Setup of run 1:
==> flow/design.v (excerpt) <==
module alu16(clk, rst, a, b, ctrl, res, R15);
	input clk, rst;
	input [15:0] a, b;
	input [3:0] ctrl;
	output reg [15:0] res;
	output reg [15:0] R15;
	wire [15:0] alu_res, alu_R15;
	wire res_we, R15_we;
	ALU u_alu(.a(a), .b(b), .ctrl(ctrl), .res(alu_res), .R15(alu_R15), .res_we(res_we), .R15_we(R15_we));
	always @(posedge clk, negedge rst) begin
		if (~rst) begin
			res <= 16'h0000;
			R15 <= 16'h0000;
		end
		else begin
			if (res_we)
				res <= alu_res;
			if (R15_we)
				R15 <= alu_R15;
		end
	end
endmodule
Size in the first run: roughly 2900 cells after synthesis, ~70 I/O pins, roughly 22000 um2 of cells after synthesis.
export LEC_CHECK = 0
export CAP_MARGIN = 20
export CORE_MARGIN = 2
export CORE_UTILIZATION = 21
export SETUP_SLACK_MARGIN = 1.0
export SLEW_MARGIN = 20
create_clock -name core_clock -period 42.8 [get_ports {clk}]
run.sh (not shown) runs the stock make flow with config.mk's settings and CLKGATE_MAP_FILE=.
Changes in run 2 relative to run 1:
- setting PLACE_DENSITY_LB_ADDON to 0.0 for the first time
- setting TNS_END_PERCENT to 5 for the first time
- changing CORE_UTILIZATION from 21 to 71
- changing SETUP_SLACK_MARGIN from 1.0 to 5.0
- changing the clock period (ns, I/O delays scaled along) from 42.8 to 40.0
Stage in which a tool error killed run 2: global routing. In the reports for run 2 and run 1, the larger height of the die belongs to run 1. Buffer count from post-CTS setup fixing: run 2 vs run 1 up 244. On summed instance area of the synthesized netlist, run 2 and run 1 are basically level. The run showing the greater placed wire-length estimate is run 1. Compared with run 1, in run 2 number of placed cells counting well taps saw a decrease, number of clock sinks saw little to no change, area of the core region saw a decrease. Going from run 1 to run 2, effective utilization at floorplan shows an increase of 50 points; number of library cell types mapped by synthesis held steady; horizontal die dimension now smaller; die footprint now smaller.
Relative to run 2, the following input files were edited for run 3:
- GPL_TIMING_DRIVEN newly set to 1
- ABC_AREA newly set to 1
- CORE_UTILIZATION changed from 71 to 57
- PLACE_DENSITY_LB_ADDON removed (was 0.0)
- SETUP_SLACK_MARGIN changed from 5.0 to 0.99
- TNS_END_PERCENT removed (was 5)
==> comparison <==
- Run 3 ran to completion and came out clean on the timing, DRC and antenna checks.
- Compared with run 2, in run 3 maximum clock path buffer count comparable; floorplan die height now larger; compound-gate portion of the synthesized area now smaller.

---

Starting RTL as in the previous note.
Settings: LEC_CHECK=0, CAP_MARGIN=20, CORE_MARGIN=2, CORE_UTILIZATION=67, CTS_CLUSTER_DIAMETER=28, MAX_ROUTING_LAYER=met4, SETUP_SLACK_MARGIN=5.0, SLEW_MARGIN=20, TNS_END_PERCENT=5; clock period 36.8 ns.
The first run completed, yet does not pass: setup timing.
Rerun with:
Settings changed: CORE_UTILIZATION 67 to 65, MAX_ROUTING_LAYER met4 to unset, TNS_END_PERCENT 5 to unset.
Clock period 36.8 ns to 40.0 ns, I/O delays scaled along.
- With this change the flow passed the timing, DRC and antenna checks
- wire length increases by 8.8%
- first-iteration DRC count drops by 9.5%
- sequential power stays flat
- power climbs by 3.8%
- final cell count went up by 0.57%
- design area grows by 4.1%
Rerun with:
Settings changed: ABC_AREA set to 0, CORE_MARGIN 2 to 9, CORE_UTILIZATION 65 to 58, CTS_CLUSTER_DIAMETER 28 to 304, CTS_CLUSTER_SIZE set to 99, SETUP_SLACK_MARGIN 5.0 to unset, TNS_END_PERCENT set to 15.
The changed run completed without violations.
Routed wire length drops by 17%.
Synthesized area does not change.
Design area drops by 14%.
Register-to-register slack improved by 0.25 ns.
Power drops by 20%.
Global-route usage drops by 15 points.
Utilization drops by 19 points.
Final cell count drops by 3.6%.
Hold slack got worse by 0.011 ns.
Rerun with:
Settings changed: ABC_AREA 0 to unset, CORE_MARGIN 9 to 2, CORE_UTILIZATION 58 to 68, CTS_CLUSTER_DIAMETER 304 to 28, CTS_CLUSTER_SIZE 99 to unset, MAX_ROUTING_LAYER set to met4, SETUP_SLACK_MARGIN set to 5.0, TNS_END_PERCENT 15 to unset.
With this change the flow stopped in global routing.
Die area is lower by 25%.
Area after synthesis is unchanged.
Synthesized cell count does not change.
Rerun with:
Settings changed: CORE_UTILIZATION 68 to 69, CTS_CLUSTER_SIZE set to 15, MAX_ROUTING_LAYER met4 to unset, TNS_END_PERCENT set to 5.
What happened: This time the run passed the timing, DRC and antenna checks; synthesized area does not change; synthesized cell count is unchanged; die area fell slightly.

---

The RTL this note starts from:
==> flow/design.v <==
module ALU (a,b,ctrl,res,R15,res_we,R15_we);
	input signed [15:0] a,b;
	input [3:0] ctrl;
	output reg signed [15:0] res;
	output reg signed [15:0] R15;
	output reg res_we, R15_we;
	always@(*)begin
		res = 16'sd0;
		R15 = 16'sd0;
		res_we = 1'b1;
		R15_we = 1'b0;
		case(ctrl)
			3'b000: begin
						res = a + b;
					end
			3'b001: begin
						res = a - b;
					end
			3'b010: begin
						{R15,res} = a * b;
						R15_we = 1'b1;
					end
			3'b011: begin
						R15_we = 1'b1;
						if (b == 16'sd0) begin
							res = -16'sd1;
							R15 = a;
						end
						else begin
							res = a / b;
							R15 = a % b;
						end
					end
			3'b100: begin
						res = a & b;
					end
			3'b101: begin
						res = a | b;
					end
			default: begin
						res_we = 1'b0;
					end
		endcase
	end
endmodule
module alu16(clk, rst, a, b, ctrl, res, R15);
	input clk, rst;
	input [15:0] a, b;
	input [3:0] ctrl;
	output reg [15:0] res;
	output reg [15:0] R15;
	wire [15:0] alu_res, alu_R15;
	wire res_we, R15_we;
	ALU u_alu(.a(a), .b(b), .ctrl(ctrl), .res(alu_res), .R15(alu_R15), .res_we(res_we), .R15_we(R15_we));
	always @(posedge clk, negedge rst) begin
		if (~rst) begin
			res <= 16'h0000;
			R15 <= 16'h0000;
		end
		else begin
			if (res_we)
				res <= alu_res;
			if (R15_we)
				R15 <= alu_R15;
		end
	end
endmodule
clock: 47.8 ns
lec_check: 0
cap_margin: 20
core_margin: 2
core_utilization: 25
setup_slack_margin: 1.0
slew_margin: 20
The starting point finished clean.
Change:
- ABC_AREA: default -> 1
- CORE_UTILIZATION: 25 -> 54
- CTS_CLUSTER_DIAMETER: default -> 163
- CTS_CLUSTER_SIZE: default -> 98
- clock period: 47.8 -> 21.8 ns (I/O delays scaled with it)
Result:
- Now the flow finished but failed the layout checks on setup timing
- setup slack gets worse by 11 ns
- final cell count goes up by 18%
- routed wire length goes up by 16%
- sequential power goes up by 110%
- register-to-register slack gets worse by 26 ns
- die area goes down by 53%
- design area goes up by 34%
- global-route usage goes up by 24 points
- worst hold slack gets better by 0.015 ns
Change:
- ABC_AREA: 1 -> default
- CORE_UTILIZATION: 54 -> 65
- CTS_CLUSTER_DIAMETER: 163 -> default
- CTS_CLUSTER_SIZE: 98 -> default
- SETUP_SLACK_MARGIN: 1.0 -> 5.0
- clock period: 21.8 -> 40.0 ns (I/O delays scaled with it)
Result: The new run finished clean. Non-clock buffer count falls by 520. Clock skew stays the same. Global-route usage rises by 9.3 points. Synthesized cell count falls by about a fifth. Clock power falls by well over a third. Critical path depth falls by 45. Worst setup slack improved by 11 ns. Die size falls by about a fifth. Cell count falls by a quarter to a third. Synthesized area is about the same.
Power and IR drop assume default switching activity.
